## neuron_intra_Nbits
module neuron_intra_Nbits #(
    parameter N = 16,
    parameter N_INPUTS = 16,
    parameter LOG_N_INPUTS = 4  
) (
    input  wire                         clk,
    input  wire                         rst,
    input  wire                         en,
    input  wire signed [N*N_INPUTS-1:0] W,     
    input  wire signed [N*N_INPUTS-1:0] X_N,   
    output reg signed [         N-1:0] Out
);
  wire signed [2*N*N_INPUTS-1:0] prod;
  wire signed [         N-1:0] act_out;
  genvar i;
  generate
    for (i = 0; i < N_INPUTS; i = i + 1) begin : mults
      wire signed [N-1:0] Wi;
      wire signed [N-1:0] Xi;
      assign Wi = W[i*N+:N];
      assign Xi = X_N[i*N+:N];
      assign prod[i*2*N+:2*N] = Wi * Xi;
    end
  endgenerate
  genvar j, k;
  generate
    for (j = 0; j < LOG_N_INPUTS; j = j + 1) begin : ADDER_TREE
      wire signed [2*N*(N_INPUTS >> (j+1))-1:0] sum_stage;
      if(j == 0) begin
        for (k = 0; k < (N_INPUTS >> (j+1)); k = k + 1) begin : STAGE0
          assign sum_stage[2*k*N+:2*N] = prod[2*k*2*N+:2*N] + prod[(2*k+1)*2*N+:2*N];
        end
      end else begin
        for (k = 0; k < (N_INPUTS >> (j+1)); k = k + 1) begin : STAGEJ
          assign sum_stage[2*k*N+:2*N] = ADDER_TREE[j-1].sum_stage[2*k*2*N+:2*N] + ADDER_TREE[j-1].sum_stage[(2*k+1)*2*N+:2*N];
        end
      end
    end
    wire signed [2*N-1:0] sum_all;
    assign sum_all = ADDER_TREE[LOG_N_INPUTS-1].sum_stage;
  endgenerate
  reg signed [2*N-1:0] acc;
  always @(posedge clk or posedge rst) begin
    if (rst) begin
		acc <= 0;
		Out <= 0;
	 end
    else if (en) begin
		acc <= sum_all;
		Out <= act_out;
	 end
  end
  ...
Settings: LEC_CHECK=0, CAP_MARGIN=15, CORE_MARGIN=2, CORE_UTILIZATION=72, CTS_CLUSTER_DIAMETER=234, HOLD_SLACK_MARGIN=0.3, MAX_ROUTING_LAYER=met4, SETUP_SLACK_MARGIN=-0.74, SLEW_MARGIN=20; clock period 9.08 ns.
run.sh (not shown) runs the stock make flow with config.mk's settings and CLKGATE_MAP_FILE=.
The baseline completed and failed the layout checks on negative setup slack.
==> next run, changes <==
CAP_MARGIN = 20   (was 15)
CORE_UTILIZATION = 67   (was 72)
CTS_CLUSTER_DIAMETER = unset   (was 234)
HOLD_SLACK_MARGIN = unset   (was 0.3)
SETUP_SLACK_MARGIN = 1.17   (was -0.74)
clock period = 11.0 ns   (was 9.08 ns; I/O delays follow)
The new run finished but fails on negative setup slack.
Cell count grows by 4.2%.
Wire length goes up by 0.48%.
Setup slack improved by 1.6 ns.
==> next run, changes <==
CORE_UTILIZATION = 71   (was 67)
MAX_ROUTING_LAYER = unset   (was met4)
PLACE_DENSITY_LB_ADDON = 0.24   (was unset)
SETUP_SLACK_MARGIN = 2.89   (was 1.17)
clock period = 13.1 ns   (was 11.0 ns; I/O delays follow)
Outcome:
- The new run produced a clean layout
- synthesized cell count is unchanged
- synthesized area is unchanged
- cell area drops by 4.6%
- final cell count drops by 4.7%

========
## job 8563
Starting RTL as in the previous note.
export LEC_CHECK = 0
export CAP_MARGIN = 40
export CORE_MARGIN = 2
export CORE_UTILIZATION = 72
export CTS_CLUSTER_DIAMETER = 199
export CTS_CLUSTER_SIZE = 95
export PLACE_DENSITY = 0.42
export SLEW_MARGIN = 20
export TNS_END_PERCENT = 15
create_clock -name core_clock -period 6.96 [get_ports {clk}]
[job 8563] flow finished | final checks: failed | reasons: setup timing
## Diff of input files: job 7212 against job 8563
Settings: a deleted PLACE_DENSITY that had been 0.42; an added CORE_ASPECT_RATIO of 0.7; a change of CAP_MARGIN from 40 to 20; an added ABC_AREA of 1; a change of the clock period (ns, I/O delays scaled along) from 6.96 to 8.84.
Final sum of negative setup slack: job 7212 and job 8563 compared, lower one is job 8563
On number of fill cells, the higher figure sits with job 7212, not job 8563.
Ratio of final minimum period to clock period came out lower on job 7212 than on job 8563.
Comparing job 7212 with job 8563, the wire length reported by the detailed router came out essentially unchanged.
Comparing job 7212 and job 8563, the higher vertical die dimension is on job 8563.
[job 7212] flow finished | final checks: failed | reasons: setup timing
Job 8563 → job 7212: worst setup slack rose by 1.94 ns, cell area after synthesis +about 3%, worst hold slack lost 0.028 ns.
Comparing job 7212 and job 8563, die span in x is higher on job 7212.
Setup changes, job 7212 to job 2199
Settings: a deleted TNS_END_PERCENT that had been 15; a deleted ABC_AREA that had been 1; a deleted CTS_CLUSTER_DIAMETER that had been 199; a deleted CORE_ASPECT_RATIO that had been 0.7; a change of CORE_UTILIZATION from 72 to 52.
--- outcome ---
[flow] job 2199 | stages: complete | final checks: fail | reason: setup timing
Relative to job 7212, the layout overhead on the synthesized area of job 2199 is higher by 6.8 points.
Delta (job 2199 minus job 7212): cell count lower, final critical path time including I/O delays and setup higher.
Job 2199 vs job 7212, cell with the largest stage delay on the worst path: sky130_fd_sc_hd__fa_2 vs sky130_fd_sc_hd__fa_1
Changes observed in job 2199 relative to job 7212: area after synthesis lost 4600 um^2; register-to-register slack picked up an extra 0.62 ns; global-route wire length before repair picked up an extra about 3%.
Diff job 7212 -> job 2199: global-route met2 utilization fell by 4.0 points; overall fraction of global-route tracks in use fell by 11 points.

========
The RTL this note starts from:
==> flow/design.v <==
module neuron_intra_Nbits #(
    parameter N = 16,
    parameter N_INPUTS = 16,
    parameter LOG_N_INPUTS = 4  
) (
    input  wire                         clk,
    input  wire                         rst,
    input  wire                         en,
    input  wire signed [N*N_INPUTS-1:0] W,     
    input  wire signed [N*N_INPUTS-1:0] X_N,   
    output reg signed [         N-1:0] Out
);
  wire signed [2*N*N_INPUTS-1:0] prod;
  wire signed [         N-1:0] act_out;
  genvar i;
  generate
    for (i = 0; i < N_INPUTS; i = i + 1) begin : mults
      wire signed [N-1:0] Wi;
      wire signed [N-1:0] Xi;
      assign Wi = W[i*N+:N];
      assign Xi = X_N[i*N+:N];
      assign prod[i*2*N+:2*N] = Wi * Xi;
    end
  endgenerate
  genvar j, k;
  generate
    for (j = 0; j < LOG_N_INPUTS; j = j + 1) begin : ADDER_TREE
      wire signed [2*N*(N_INPUTS >> (j+1))-1:0] sum_stage;
      if(j == 0) begin
        for (k = 0; k < (N_INPUTS >> (j+1)); k = k + 1) begin : STAGE0
          assign sum_stage[2*k*N+:2*N] = prod[2*k*2*N+:2*N] + prod[(2*k+1)*2*N+:2*N];
        end
      end else begin
        for (k = 0; k < (N_INPUTS >> (j+1)); k = k + 1) begin : STAGEJ
          assign sum_stage[2*k*N+:2*N] = ADDER_TREE[j-1].sum_stage[2*k*2*N+:2*N] + ADDER_TREE[j-1].sum_stage[(2*k+1)*2*N+:2*N];
        end
      end
    end
    wire signed [2*N-1:0] sum_all;
    assign sum_all = ADDER_TREE[LOG_N_INPUTS-1].sum_stage;
  endgenerate
  reg signed [2*N-1:0] acc;
  always @(posedge clk or posedge rst) begin
    if (rst) begin
		acc <= 0;
		Out <= 0;
	 end
    else if (en) begin
		acc <= sum_all;
		Out <= act_out;
	 end
  end
  localparam signed [N-1:0] MAX_VAL = {1'b0, {(N-1){1'b1}}};  
  assign act_out = (acc < 0) ? 0 : (acc > MAX_VAL) ? MAX_VAL : acc;
endmodule
==> flow/config.mk <==
export PLATFORM = sky130hd
export DESIGN_NAME = neuron_intra_Nbits
export DESIGN_NICKNAME = neuron_intra_Nbits
export VERILOG_FILES = /design/flow/design.v
export SDC_FILE = /design/flow/constraint.sdc
export NUM_CORES = 4
export LEC_CHECK = 0
export CAP_MARGIN = 15
export CORE_MARGIN = 2
export CORE_UTILIZATION = 72
export CTS_CLUSTER_SIZE = 60
export HOLD_SLACK_MARGIN = 0.27
export PLACE_DENSITY = 0.65
export SETUP_SLACK_MARGIN = -0.64
export SLEW_MARGIN = 20
==> flow/constraint.sdc <==
create_clock -name core_clock -period 9.01 [get_ports {clk}]
set_input_delay 1.8020 -clock core_clock [delete_from_list [all_inputs] [get_ports {clk}]]
set_output_delay 1.8020 -clock core_clock [all_outputs]
set_load 0.01 [all_outputs]
The baseline completed and failed the layout checks on setup timing.
Next try:
CAP_MARGIN = 20   (was 15)
CORE_UTILIZATION = 40   (was 72)
CTS_CLUSTER_SIZE = default   (was 60)
HOLD_SLACK_MARGIN = default   (was 0.27)
PLACE_DENSITY = default   (was 0.65)
SETUP_SLACK_MARGIN = default   (was -0.64)
clock period = 13.3 ns   (was 9.01 ns; I/O delays follow)
After rerunning:
- The new run went through all stages and came out clean
- via count drops by about 10%
- sequential cell count is unchanged
- worst setup slack improved by 2.9 ns
- area after synthesis is unchanged
- utilization shrinks by 38 points
- worst hold slack gets better by 0.0092 ns
- final area came out lower by about 1.3%
Next try:
CAP_MARGIN = 40   (was 20)
CORE_UTILIZATION = 72   (was 40)
SETUP_SLACK_MARGIN = -0.05   (was default)
clock period = 9.16 ns   (was 13.3 ns; I/O delays follow)
- The new run did not get past global routing (5_1_grt)
- synthesized cell count stays the same
- area after synthesis does not change
- die area came out lower by 44%
Next try:
CAP_MARGIN = 20   (was 40)
CORE_UTILIZATION = 70   (was 72)
MAX_ROUTING_LAYER = met4   (was default)
SETUP_SLACK_MARGIN = default   (was -0.05)
clock period = 11.1 ns   (was 9.16 ns; I/O delays follow)
=> The changed run reached the layout checks and failed them: setup timing; die area rose by 2.8%; synthesized area stays the same; synthesized cell count does not change.
Next try:
CAP_MARGIN = 15   (was 20)
CORE_UTILIZATION = 72   (was 70)
SETUP_SLACK_MARGIN = -0.74   (was default)
Outcome: The changed run completed and failed the layout checks on setup timing; die area came out lower by a few percent; via count came out higher slightly; cell area came out lower by a few percent; area after synthesis is unchanged; non-clock buffer count came out lower by 410.
Next try:
CAP_MARGIN = 20   (was 15)
CORE_UTILIZATION = 40   (was 72)
SETUP_SLACK_MARGIN = 3.17   (was -0.74)
clock period = 13.5 ns   (was 11.1 ns; I/O delays follow)
What happened:
- With this change the flow went through all stages and came out clean
- final area came out higher by 1.5%
- setup slack is better by 2.0 ns
- routed wire length came out higher by about 0.6%
- register-to-register slack is better by 2.5 ns
